==> flow/design.v (excerpt) <==
module top(
    input logic clk,
    input logic rst,
    output logic    RGB_G,
    output logic    RGB_R,
    output logic    RGB_B
);
==> flow/config.mk <==
export PLATFORM = sky130hd
export DESIGN_NAME = top
export DESIGN_NICKNAME = top
export VERILOG_FILES = /design/flow/design.v
export SDC_FILE = /design/flow/constraint.sdc
export NUM_CORES = 4
export LEC_CHECK = 0
export ABC_AREA = 0
export CAP_MARGIN = 20
export CORE_ASPECT_RATIO = 0.71
export CORE_MARGIN = 2
export CORE_UTILIZATION = 72
export CTS_CLUSTER_DIAMETER = 380
export CTS_CLUSTER_SIZE = 26
export PLACE_DENSITY_LB_ADDON = 0.02
export SETUP_SLACK_MARGIN = 1.23
export SLEW_MARGIN = 20
export TNS_END_PERCENT = 75
==> flow/constraint.sdc <==
create_clock -name core_clock -period 4.16 [get_ports {clk}]
set_input_delay 0.8320 -clock core_clock [delete_from_list [all_inputs] [get_ports {clk}]]
set_output_delay 0.8320 -clock core_clock [all_outputs]
set_load 0.01 [all_outputs]
run.sh (not shown) runs the stock make flow with config.mk's settings and CLKGATE_MAP_FILE=.
The first run completed and failed the layout checks on negative setup slack.
Rerun with:
Settings changed: CTS_CLUSTER_DIAMETER 380 to unset, CTS_CLUSTER_SIZE 26 to 97.
Clock period 4.16 ns to 4.31 ns, I/O delays scaled along.
Outcome: The changed run completed and failed the layout checks on negative setup slack; sequential power falls by about 3%; clock-buffer cell count increases by 45; global-route usage climbs by 0.34 points; power came out higher by 26%; non-clock buffer count drops by 46; routed wire length climbs by 0.92%; flip-flop count does not change.
Rerun with:
Settings changed: ABC_AREA 0 to unset, CORE_ASPECT_RATIO 0.71 to unset, CORE_UTILIZATION 72 to 35, CTS_CLUSTER_SIZE 97 to unset, PLACE_DENSITY_LB_ADDON 0.02 to unset, SETUP_SLACK_MARGIN 1.23 to unset, TNS_END_PERCENT 75 to unset.
Clock period 4.31 ns to 10.0 ns, I/O delays scaled along.
Outcome:
- The changed run completed without violations
- wire length goes down by 24%
- final cell count rises by 9.4%
- total power shrinks by 55%
- hold slack got worse by 0.0052 ns
- cell area is lower by 8.1%
- count of clock-buffer cells in the layout climbs by 19
- flip-flop count is unchanged
- utilization is lower by 48 points
- first-iteration DRC count drops by 59%
Rerun with:
Settings changed: ABC_AREA set to 0, CAP_MARGIN 20 to 35, CORE_ASPECT_RATIO set to 0.96, CORE_UTILIZATION 35 to 28, GPL_TIMING_DRIVEN set to 0, HOLD_SLACK_MARGIN set to 0.27, MAX_ROUTING_LAYER set to met4, SETUP_SLACK_MARGIN set to 0.59, SLEW_MARGIN 20 to 25.
Result:
- combinational power went up by 19%
- utilization goes down by 7.2 points
- wire length is higher by 6.6%
- total power grows by 2.2%
- worst setup slack is worse by 0.16 ns
Rerun with:
Settings changed: ABC_AREA 0 to 1, CAP_MARGIN 35 to 5, CELL_PAD_IN_SITES_DETAIL_PLACEMENT set to 1, CELL_PAD_IN_SITES_GLOBAL_PLACEMENT set to 1, CORE_ASPECT_RATIO 0.96 to unset, CORE_UTILIZATION 28 to 53, GPL_TIMING_DRIVEN 0 to unset, HOLD_SLACK_MARGIN 0.27 to 0.13, MAX_ROUTING_LAYER met4 to unset, PLACE_DENSITY set to 0.42, SETUP_SLACK_MARGIN 0.59 to unset, SLEW_MARGIN 25 to 10.
Total power rises by 1.2%.
Count of clock-buffer cells in the layout went up by 2.
Synthesized cell count grows by 44%.
Critical path depth climbs by 4.

The RTL this note starts from:
==> flow/design.v <==
module pwm #(
    parameter step = 10000
)(
    input logic clk, 
    input logic rst,
    input integer duty_cycle,  
    output logic pwm_out
);
    integer pwm_on;
    localparam integer scalar = step/100;
    int pwm_count;
    logic switch;
    always_ff @(posedge clk) begin
        if (rst) begin
            pwm_on <= 0;
            pwm_count <= 0;
            switch <= 0;
        end
        else begin
        pwm_on <= duty_cycle*scalar;
        if (duty_cycle >= 99 || duty_cycle <= 1) begin
            if (duty_cycle >= 99) begin
                switch <= 0;
            end
            if (duty_cycle <= 1) begin
                switch <= 1;
            end
        end
        else begin
            if (pwm_count > pwm_on - 1) begin
                switch <= 1;
                if (pwm_count > step - 1) begin
                    pwm_count <= 0;
                    switch <= 0;
                end
                else begin
                    pwm_count <= pwm_count + 1;
                end
            end
            else begin
                pwm_count <= pwm_count + 1;
            end
        end
        end
    end
    assign pwm_out = (switch) ? 1'b1 : 1'b0;
endmodule
module ramp #(
    parameter step = 2000000,  
    parameter [0:6] steps = 7'b0011100,  
    parameter int n_steps = $bits(steps)
)(
    input logic clk,
    input logic rst,
    output int pwm_value
);
    integer stage;  
    integer count;  
    integer pwm_count;  
    localparam integer substep = step / 100;
    function automatic integer rate(input integer i);
        integer next;
        integer current;
        begin
            if (i < n_steps - 1) next = steps[i + 1] ? 100 : 0;
            else next = steps[0] ? 100 : 0;
            current = steps[i] ? 100 : 0;
            rate = (next - current) / 100;
        end
    endfunction
    integer stage_rate;
    always_comb begin
        stage_rate = 0;
        for (int i = 0; i < n_steps; i++)
            if (stage == i) stage_rate = rate(i);
    end
    always_ff @(posedge clk) begin
        if (rst) begin
            stage <= 0;
            count <= 0;
            pwm_count <= 0;
            if (steps[0]) pwm_value <= 100;
            else pwm_value <= 0;
        end
        else begin
        pwm_count <= pwm_count + 1;
        if (pwm_count == substep - 1) begin
            pwm_value <= pwm_value + stage_rate;
            pwm_count <= 0;
        end
        count <= count + 1;  
        if (count == step) begin
            count <= 0;  
            if (stage < n_steps - 1) begin
                stage <= stage + 1;
            end 
            else begin
                stage <= 0;
                if (steps[0]) pwm_value <= 100;
                else pwm_value <= 0;
            end
        end
        end
    end
endmodule
module top(
    input logic clk,
    input logic rst,
    output logic    RGB_G,
    output logic    RGB_R,
    output logic    RGB_B
);
    logic red_out;
    integer red;
    logic green_out;
    integer green;
    logic blue_out;
    integer blue;
    ramp #(
        .steps (7'b1100011)
    )
    u1 (
        .clk (clk),
        .rst (rst),
        .pwm_value (red)
    );
    ramp #(
        .steps (7'b0111000)
    )
    u2 (
            .clk (clk),
            .rst (rst),
            .pwm_value (green)
        );
    ramp #(
        .steps (7'b0001110)
    )
    u3 (
        .clk (clk),
        .rst (rst),
        .pwm_value (blue)
    );
    pwm u4 (
        .clk (clk),
        .rst (rst),
        .duty_cycle (red),
        .pwm_out (red_out)
    );
    assign RGB_R = red_out;
    pwm u5 (
        .clk (clk),
        .rst (rst),
        .duty_cycle (green),
        .pwm_out (green_out)
    );
    assign RGB_G = green_out;
    pwm u6 (
        .clk (clk),
        .rst (rst),
        .duty_cycle (blue),
        .pwm_out (blue_out)
    );
    assign RGB_B = blue_out;
endmodule
Settings: LEC_CHECK=0, ABC_AREA=0, CAP_MARGIN=20, CORE_ASPECT_RATIO=0.71, CORE_MARGIN=2, CORE_UTILIZATION=72, CTS_CLUSTER_SIZE=97, PLACE_DENSITY_LB_ADDON=0.02, SETUP_SLACK_MARGIN=1.23, SLEW_MARGIN=20, TNS_END_PERCENT=5; clock period 4.21 ns.
The first run completed and failed the layout checks on setup timing.
Change:
- ABC_AREA: 0 -> unset
- CORE_ASPECT_RATIO: 0.71 -> unset
- CORE_UTILIZATION: 72 -> 63
- CTS_CLUSTER_SIZE: 97 -> unset
- PLACE_DENSITY_LB_ADDON: 0.02 -> unset
- SETUP_SLACK_MARGIN: 1.23 -> unset
- TNS_END_PERCENT: 5 -> unset
- clock period: 4.21 -> 4.81 ns (I/O delays scaled with it)
Outcome: The changed run completed with no timing, DRC or antenna violations. Via count decreases by 11%. Area after synthesis stays the same. Final cell count increases by 0.80%. Total power decreases by 7.6%.
Change:
- CORE_UTILIZATION: 63 -> 72
- PLACE_DENSITY_LB_ADDON: unset -> 0.26
- clock period: 4.81 -> 4.17 ns (I/O delays scaled with it)
What happened:
- The new run finished but fails on setup timing
- final cell count went down by 0.85%
- register-to-register slack gets worse by 0.49 ns
- clock skew went up by 0.013 ns
- setup slack gets worse by 0.49 ns
Change:
- CTS_CLUSTER_SIZE: unset -> 77
- PLACE_DENSITY_LB_ADDON: 0.26 -> 0.0
- SETUP_SLACK_MARGIN: unset -> 1.27
- TNS_END_PERCENT: unset -> 95
- clock period: 4.17 -> 4.39 ns (I/O delays scaled with it)
=>
- The new run finished but failed the layout checks on setup timing
- wire length climbs by 37%
- synthesized cell count stays the same
- cell count climbs by 2.4%
- area after synthesis stays the same
- die size does not change
- clock skew grows by 0.033 ns
- final area rises by 10%
- non-clock buffer count grows by 133
- critical path depth is unchanged
- sequential power drops by 5.4%
- total power barely changes
Change:
- TNS_END_PERCENT: 95 -> 5
- clock period: 4.39 -> 4.44 ns (I/O delays scaled with it)
This time the run produced a clean layout. Critical path depth climbs by 1. Setup slack is better by 0.13 ns. Wire length drops by 25%. Count of clock-buffer cells in the layout climbs by 25. Core utilization drops by 5.6 points. Non-clock buffer count drops by 180. Global-route usage drops by 4.7 points. Synthesized area does not change. Design area drops by 6.3%. Cell count drops by about 3.4%.
Power figures rest on the tool's default switching activity, not on a simulated workload.
